## build 36
==> flow/design.v (excerpt) <==
module Classic_Pong_Top (
    input clk_i,
    input rst_i,
    input UART_RX_i,
    input sw1_i,
    input sw2_i,
    input sw3_i,
    input sw4_i,
    output VGA_Hsync_o,
    output VGA_Vsync_o,
    output VGA_Red_0_o,
    output VGA_Red_1_o,
    output VGA_Red_2_o,
    output VGA_Grn_0_o,
    output VGA_Grn_1_o,
    output VGA_Grn_2_o,
    output VGA_Blu_0_o,
    output VGA_Blu_1_o,
    output VGA_Blu_2_o
);
clock: 5.31 ns
lec_check: 0
abc_area: 1
cap_margin: 35
core_margin: 2
core_utilization: 72
cts_cluster_diameter: 368
cts_cluster_size: 15
gpl_routability_driven: 0
place_density_lb_addon: 0.02
setup_slack_margin: -0.14
slew_margin: 20
run.sh (not shown) runs the stock make flow with config.mk's settings and CLKGATE_MAP_FILE=.
diff inputs: build 36 => build 66
Settings: HOLD_SLACK_MARGIN newly set to 0.29; CAP_MARGIN changed from 35 to 20; CTS_CLUSTER_DIAMETER removed (was 368).
### Flow results
- First-pass GRT wire length grows slightly when moving from build 36 to build 66.
- In the reports for build 66 and build 36, the smaller via count of the first global-routing pass belongs to build 36.
- Build 66 vs build 36, share of the clock period used by the worst path went down by 1.5 points.
- Build 66 against build 36: register share of the cell area saw a decrease; die area held steady.
- In build 66 relative to build 36, clock network power had gone up by more than a quarter.
- Area: build 66 vs build 36 -> build 66 larger
- The minimum clock period of build 66 was superior to that of build 36.
- In build 66 the final total power turned out 18% higher than in build 36.
The following lists how build 46 was set up differently from build 66:
Settings: clearing HOLD_SLACK_MARGIN, which used to be 0.29; clearing CTS_CLUSTER_SIZE, which used to be 15; clearing GPL_ROUTABILITY_DRIVEN, which used to be 0; clearing ABC_AREA, which used to be 1; swapping -0.14 for 1.58 in SETUP_SLACK_MARGIN; clearing PLACE_DENSITY_LB_ADDON, which used to be 0.02.
Results
Switching power of the nets (lower): build 46. Per the comparison of build 46 with build 66, utilization grew by 0.58 points; minimum clock period after layout went up.
Setup changes, build 46 to build 95
Settings: putting CTS_CLUSTER_SIZE at 10 where nothing was set; putting ABC_AREA at 1 where nothing was set; swapping 1.58 for 1.51 in SETUP_SLACK_MARGIN; putting CORE_ASPECT_RATIO at 1.34 where nothing was set; putting PLACE_DENSITY at 0.6 where nothing was set.
--- outcome ---
For build 46 and build 95, there was not a single run that failed to finish clean.
Compared with build 46, build 95 is the less power-hungry design.
Lower global-route met3 utilization was reported by build 46, not build 95.
Build 95 vs build 46 on utilization: build 95 is the lower one.
Total global routing track utilization was lower in the run labelled build 46.
Between build 46 and build 95, the flow reports weighted congestion at the end of routability-driven global placement increasing by more than 10%.
Taking build 46 as the reference point, the clock buffer count of build 95 falls by 4.9%.
For build 41, these inputs were changed with respect to build 95:
Settings: ABC_AREA: 1 -> unset; CORE_ASPECT_RATIO: 1.34 -> unset; SETUP_SLACK_MARGIN: 1.51 -> 1.57; PLACE_DENSITY: 0.6 -> unset; PLACE_DENSITY_LB_ADDON: unset -> 0.01; CTS_CLUSTER_SIZE: 10 -> unset.
- Re overall power consumption: build 41 and build 95 aren't equal, and the lower value belongs to build 95.
- Combined area of all synthesized cells was higher in the run labelled build 95.
- Compared with build 95, build 41 ends up with less cell area.
- In the final design statistics, build 41 uses fewer standard cells in total than build 95.
- Taking build 95 as the reference, in build 41 count of vias placed by the detailed router moved down, setup slack shows a reduction of 0.59 ns.
- Diff build 41..build 95 | number of sequential cells | unchanged
- Build 41 vs. build 95: final worst hold slack now larger, core utilization now larger.

---

Setup of job 101:
Starting RTL as in the previous note.
export LEC_CHECK = 0
export CAP_MARGIN = 20
export CORE_MARGIN = 2
export CORE_UTILIZATION = 66
export SLEW_MARGIN = 20
create_clock -name core_clock -period 10.7 [get_ports {clk_i}]
### job 101 -> job 102
- putting PLACE_DENSITY at 0.6 where nothing was set
- swapping 66 for 19 in CORE_UTILIZATION
- swapping 10.7 for 45.5 in the clock period (ns, I/O delays scaled along)
--- outcome ---
Taking job 102 as 1.0, job 101 lands at 4.0 on total power.
Relative to job 101, fill cell total of the finished layout has increased by 7,223 in job 102.
Job 102 vs job 101: relative area of clock buffers and inverters in the final design up
Setup changes, job 102 to job 103
- CORE_UTILIZATION changed from 19 to 72
- the clock period (ns, I/O delays scaled along) changed from 45.5 to 8.82
[summary]
Cells: job 103 has fewer instances than job 102
Area: job 103 vs job 102 -> job 103 smaller
Sort job 102 and job 103 by wire length on met2, descending, and job 103 comes first.
Reported for job 102 and job 103, post-route antenna net violation count turned out identical to the last digit.
Job 103 vs. job 102: placement-stage worst setup slack lost 29,320 ps; via count picked up an extra 474; register-to-register slack lost 36,730 ps; data arrival at the endpoint of the critical path picked up an extra 2430 ps.
In job 103, count of cell instances traversed by the critical path is higher than in job 102.
Power figures rest on the tool's default switching activity, not on a simulated workload.
